JK:
## CLOCK_TOP
module CLOCK_TOP( 
	   SEG0, SEG1, SEG2, SEG3, SEG4, SEG5, SEG6, SEG7, LED, BUZ_OUT,
	   CLK50M, KEY1, KEY2, KEY3, SW0, SW1, SW2, SW3, SW4, SW5, KNOCK,
	   SENSOR, ROT_A, ROT_B
	   );
clock: 10.4 ns
lec_check: 0
abc_area: 1
cap_margin: 30
core_margin: 9
core_utilization: 69
cts_cluster_size: 52
max_routing_layer: met4
min_routing_layer: met1
place_density_lb_addon: 0.01
setup_slack_margin: 1.24
slew_margin: 30
tns_end_percent: 65
run.sh (not shown) runs the stock make flow with config.mk's settings and CLKGATE_MAP_FILE=.
Input changes introduced in MS (baseline for comparison: JK):
Settings: swapping 1.24 for 1.34 in SETUP_SLACK_MARGIN; swapping 9 for 2 in CORE_MARGIN; swapping 52 for 80 in CTS_CLUSTER_SIZE; swapping 30 for 20 in SLEW_MARGIN; swapping 69 for 72 in CORE_UTILIZATION; swapping 1 for 0 in ABC_AREA; swapping 10.4 for 4.62 in the clock period (ns, I/O delays scaled along).
[summary]
The power per cell area number comes out higher for MS vs JK.
Of MS and JK, it is MS that has the higher final critical-path share of the clock period.
Run comparison: MS last element of the critical path SEG1[2]; JK last element of the critical path SEG3[0]
Relative slew slack, MS and JK: higher on JK
MS vs. JK: total power grew by 3.3 mW; internal power consumption grew by 130%; routed wire length on met2 grew by 1700 um; area occupied by registers held steady.
Re share of the core filled with cells: MS is 9.0 points up on JK.
Input-level comparison between AL and MS:
Settings: setting CTS_CLUSTER_DIAMETER to 28 for the first time; removing ABC_AREA (formerly 0); removing MAX_ROUTING_LAYER (formerly met4); changing SETUP_SLACK_MARGIN from 1.34 to 0.67; removing CTS_CLUSTER_SIZE (formerly 80); removing TNS_END_PERCENT (formerly 65); removing MIN_ROUTING_LAYER (formerly met1); changing CAP_MARGIN from 30 to 20; changing PLACE_DENSITY_LB_ADDON from 0.01 to 0.27.
Findings:
- Global-route wire length before repair ends up higher on AL.
- The instance area after placement was comparable across MS and AL.
- Delta (AL minus MS): largest voltage drop on the vdd net now sits higher; sequential group share of total power now sits lower; met3 wirelength from detailed routing now sits higher; post-route standard cell area excluding fillers now sits higher; count of boundary I/O pins now sits at about the same level.
- AL: done, clean on timing, DRC and antenna
## Diff of input files: TR against AL
Settings: ABC_AREA: unset -> 1; CTS_CLUSTER_DIAMETER: 28 -> 317; CAP_MARGIN: 20 -> 0; GPL_ROUTABILITY_DRIVEN: unset -> 0; SETUP_SLACK_MARGIN: 0.67 -> 1.31; CTS_CLUSTER_SIZE: unset -> 14; PLACE_DENSITY_LB_ADDON: 0.27 -> 0.02.
Results
In the metrics for TR and AL, the one carrying the higher via count normalized by instance count is AL.
Taking AL as the reference point, the post-CTS clock slew at the launch and capture registers of the worst setup and hold paths of TR rises by 0.02 ns.
Share of cell area taken by muxes after synthesis: lower on TR
TR ends up with a final layout net count that is about 35% higher than in AL.
The clock network fraction of total power number comes out higher for AL vs TR.
[compare] base=AL new=TR: number of unique standard cell types used by synthesis now sits lower, sequential cell count now sits at about the same level.
The post-route cell area reported for TR is greater than that of AL by about 6%.
Measured against each other, TR and AL differ in multi-input combinational gate total, the higher figure coming from TR.
Synthesis-to-finish area growth came out lower on TR than on AL.
Est. power | TR vs AL | TR lower
diff inputs: TR => PW
Settings: changing SETUP_SLACK_MARGIN from 1.31 to 1.15; changing CORE_UTILIZATION from 72 to 71; changing CAP_MARGIN from 0 to 20; removing CTS_CLUSTER_SIZE (formerly 14); removing GPL_ROUTABILITY_DRIVEN (formerly 0); removing CTS_CLUSTER_DIAMETER (formerly 317).
Results
- Higher multi-input logic portion of the cell area among PW and TR: TR
- PW does worse than TR on worst hold slack.
- PW reports a lower via count of the first global-routing pass than TR does.
- Detailed-route wire length on metal 1: PW < TR
- Delta(switching power share of the total, PW - TR) < 0
- Per the comparison of PW with TR, shortest clock period the worst path allows after layout went down, fraction of synthesized cell area in xor and xnor cells barely changed, register area now sits at about the same level, detailed-route wire length per cell decreased 9.6%.


CLOCK_TOP again, from the RTL that the note above started with.
clock: 16.2 ns
lec_check: 0
cap_margin: 20
core_margin: 2
core_utilization: 70
cts_cluster_diameter: 31
cts_cluster_size: 37
setup_slack_margin: 3.28
slew_margin: 20
tns_end_percent: 5
The baseline produced a clean layout.
Rerun with:
Settings changed: CORE_UTILIZATION 70 to 30, CTS_CLUSTER_DIAMETER 31 to not set, CTS_CLUSTER_SIZE 37 to not set, SETUP_SLACK_MARGIN 3.28 to not set, TNS_END_PERCENT 5 to not set.
Clock period 16.2 ns to 8.31 ns, I/O delays scaled along.
Outcome:
- worst setup slack loses 6.1 ns
- sequential share of layout area increases by 0.75 points
- wire length stays flat
- hold slack stays flat
- die size came out higher by 130%
- count of clock-buffer cells in the layout falls by 34
- final area drops by 2.1%
Rerun with:
Settings changed: CORE_UTILIZATION 30 to 65, SETUP_SLACK_MARGIN set to 3.28, TNS_END_PERCENT set to 5.
Clock period 8.31 ns to 16.2 ns, I/O delays scaled along.
After rerunning: The new run completed without violations. Setup slack improves by 6.2 ns. Design area came out lower by 2.8%. Via count came out higher by 1.5%. Total power came out lower by 50%. Non-clock buffer count came out lower by 2. Die size came out lower by 53%. Hold slack improves by 0.0045 ns.
Rerun with:
Settings changed: CORE_UTILIZATION 65 to 68, SETUP_SLACK_MARGIN 3.28 to not set, TNS_END_PERCENT 5 to not set.
Clock period 16.2 ns to 6.79 ns, I/O delays scaled along.
After rerunning: The changed run completed with no timing, DRC or antenna violations. Routed wire length goes down by 0.53%. Sequential power goes up by about 140%. Area after synthesis is unchanged. Hold slack got worse by 0.0061 ns. First-iteration DRC count goes down by 16%. Register-to-register slack got worse by 9.4 ns.


CLOCK_TOP again, from the RTL that the note above started with.
clock: 9.31 ns
lec_check: 0
cap_margin: 20
core_aspect_ratio: 0.89
core_margin: 2
core_utilization: 43
cts_cluster_size: 31
gpl_routability_driven: 1
max_routing_layer: met4
place_density_lb_addon: 0.24
slew_margin: 20
Change:
CORE_ASPECT_RATIO = default   (was 0.89)
CORE_UTILIZATION = 40   (was 43)
CTS_CLUSTER_SIZE = default   (was 31)
GPL_ROUTABILITY_DRIVEN = default   (was 1)
MAX_ROUTING_LAYER = default   (was met4)
PLACE_DENSITY_LB_ADDON = default   (was 0.24)
SETUP_SLACK_MARGIN = 1.02   (was default)
clock period = 8.31 ns   (was 9.31 ns; I/O delays follow)
Effect:
- The changed run completed with no timing, DRC or antenna violations
- design area hardly moves
- cell count grows slightly
- sequential power is higher by roughly a tenth
- clock skew decreases by 0.0031 ns
Change:
CORE_UTILIZATION = 61   (was 40)
SETUP_SLACK_MARGIN = 3.28   (was 1.02)
clock period = 13.4 ns   (was 8.31 ns; I/O delays follow)
The changed run produced a clean layout.
Total power decreases by 37%.
Clock-buffer cell count decreases by 9.
Synthesized area is unchanged.


== red ==
CLOCK_TOP again, from the RTL that the note above started with.
clock: 11.2 ns
lec_check: 0
cap_margin: 20
core_margin: 2
core_utilization: 61
hold_slack_margin: 0.28
place_density_lb_addon: 0.12
setup_slack_margin: 3.28
slew_margin: 0
tns_end_percent: 5
Relative to red, the following input files were edited for blue:
- CORE_UTILIZATION: 61 -> 62
- SLEW_MARGIN: 0 -> 20
- PLACE_DENSITY_LB_ADDON: 0.12 -> unset
- ABC_AREA: unset -> 1
- HOLD_SLACK_MARGIN: 0.28 -> unset
- SETUP_SLACK_MARGIN: 3.28 -> unset
- TNS_END_PERCENT: 5 -> unset
- the clock period (ns, I/O delays scaled along): 11.2 -> 15.3
Findings:
- From red to blue the numbers moved as follows: total iterations of the first detailed-routing run went up 2, xor-xnor portion of the synthesized cell area went up 0.46 points, clock network contribution to total cell area went down 0.22 points, routed wire length went up about 12%, utilization went up 0.16 points.
- Re pin count of the biggest net entering global routing: blue is 7 down on red.
- Sort blue and red by share of the final layout cell area in multi-input gates desc -> top: red
What green does differently from blue at the input level:
- ABC_AREA removed (was 1)
- CORE_UTILIZATION changed from 62 to 64
- CTS_CLUSTER_SIZE newly set to 100
- the clock period (ns, I/O delays scaled along) changed from 15.3 to 8.05
==> results <==
blue: PASS, flow complete, no timing, DRC or antenna violations
green went all the way through the flow, and no timing, DRC or antenna check failed.
Max logic share of the area across green and blue: green
Final cell count: green < blue
In green the final wirelength turned out 12% lower than in blue.
green falls short of blue in hold slack.
Per the comparison of green with blue, internal power component up 84%, number of buffers other than clock buffers in the final layout picked up an extra 1.
blue → green: count of cell instances traversed by the critical path fell by 3; transition time at the pin with the least slew margin fell by 0.076 ns; met3 global-route usage stayed essentially flat; worst setup slack fell by 5.91 ns.
Diff blue..green | fraction of area in clock buffers and inverters | negligible
--- input diff green..orange ---
- a change of CORE_UTILIZATION from 64 to 72
- an added ABC_AREA of 1
- a change of the clock period (ns, I/O delays scaled along) from 8.05 to 4.62
Results
No stage failed in orange, and the final checks on the layout all came back clean.
Compared with green, in orange final cell count went up 785, share of the clock period used by the worst path went up 24 points, combinational gate area went up about 6%, power went up 2.4 mW, via count of the first global-routing pass went up 3774.
In orange, the post-synthesis simple-gate area fraction came out 12 points above the value in green.
orange ended up with a higher non-clock buffer instance count of the final layout than green did.
green has a higher width of the die than orange.
Final worst slack (lower): orange
Against green, tap cell count in orange fell slightly.


Starting RTL as in the previous note.
==> flow/config.mk <==
export PLATFORM = sky130hd
export DESIGN_NAME = CLOCK_TOP
export DESIGN_NICKNAME = CLOCK_TOP
export VERILOG_FILES = /design/flow/design.v
export SDC_FILE = /design/flow/constraint.sdc
export NUM_CORES = 4
export LEC_CHECK = 0
export CAP_MARGIN = 35
export CORE_MARGIN = 5
export CORE_UTILIZATION = 21
export MAX_ROUTING_LAYER = met4
export MIN_ROUTING_LAYER = met1
export PLACE_DENSITY_LB_ADDON = 0.14
export SETUP_SLACK_MARGIN = 1.6
export SLEW_MARGIN = 0
==> flow/constraint.sdc <==
create_clock -name core_clock -period 8.39 [get_ports {CLK50M}]
set_input_delay 1.6780 -clock core_clock [delete_from_list [all_inputs] [get_ports {CLK50M}]]
set_output_delay 1.6780 -clock core_clock [all_outputs]
set_load 0.01 [all_outputs]
The first run completed with no timing, DRC or antenna violations.
Rerun with:
Settings changed: CAP_MARGIN 35 to 20, CORE_MARGIN 5 to 2, CORE_UTILIZATION 21 to 61, MAX_ROUTING_LAYER met4 to default, MIN_ROUTING_LAYER met1 to default, PLACE_DENSITY_LB_ADDON 0.14 to default, SETUP_SLACK_MARGIN 1.6 to default, SLEW_MARGIN 0 to 20.
Clock period 8.39 ns to 8.72 ns, I/O delays scaled along.
What happened: Synthesized area stays the same; setup slack improved by 450 ps; via count is higher by 0.92%; clock power is lower by 22%; cell area came out lower by 6.0%; count of clock-buffer cells in the layout is lower by 8; power decreases by 14%.
Rerun with:
Settings changed: CORE_UTILIZATION 61 to 40.
Clock period 8.72 ns to 20.0 ns, I/O delays scaled along.
Effect: The changed run completed without violations. Setup slack improves by 8600 ps. Synthesized area stays the same. Count of clock-buffer cells in the layout does not change. Global-route usage drops by 8.6 points. Wire length climbs by a few percent.
Rerun with:
Settings changed: ABC_AREA from default to 1, CORE_UTILIZATION 40 to 72.
Clock period 20.0 ns to 30.1 ns, I/O delays scaled along.
Effect:
- first-iteration DRC count went up by 94%
- worst hold slack loses 77 ps
- routed wire length went up by 16%
- die area went down by 39%
- worst setup slack gains 8400 ps
- synthesized cell count went up by 34%
- final area went up by 5.3%
- total power went down by 39%
- via count went up by 28%
- area after synthesis went up by 8.3%
Rerun with:
Settings changed: PLACE_DENSITY_LB_ADDON from default to 0.04, SETUP_SLACK_MARGIN from default to 1.31.
Clock period 30.1 ns to 4.62 ns, I/O delays scaled along.
The new run completed without violations.
Register-to-register slack degrades by 25000 ps.
Sequential power grows to 6.5 times its value.
Clock skew is about the same.
First-iteration DRC count grows by about 43%.
Rerun with:
Settings changed: ABC_AREA 1 to default, CORE_ASPECT_RATIO from default to 0.89, CTS_CLUSTER_DIAMETER from default to 28, CTS_CLUSTER_SIZE from default to 15, HOLD_SLACK_MARGIN from default to -0.09, PLACE_DENSITY_LB_ADDON 0.04 to 0.27.
Outcome: The changed run did not get past global routing, error ODB-0269. Synthesized area is lower by 7.6%. Die area is lower by 7.5%. Synthesized cell count is lower by 25%.
Power and IR drop assume default switching activity.
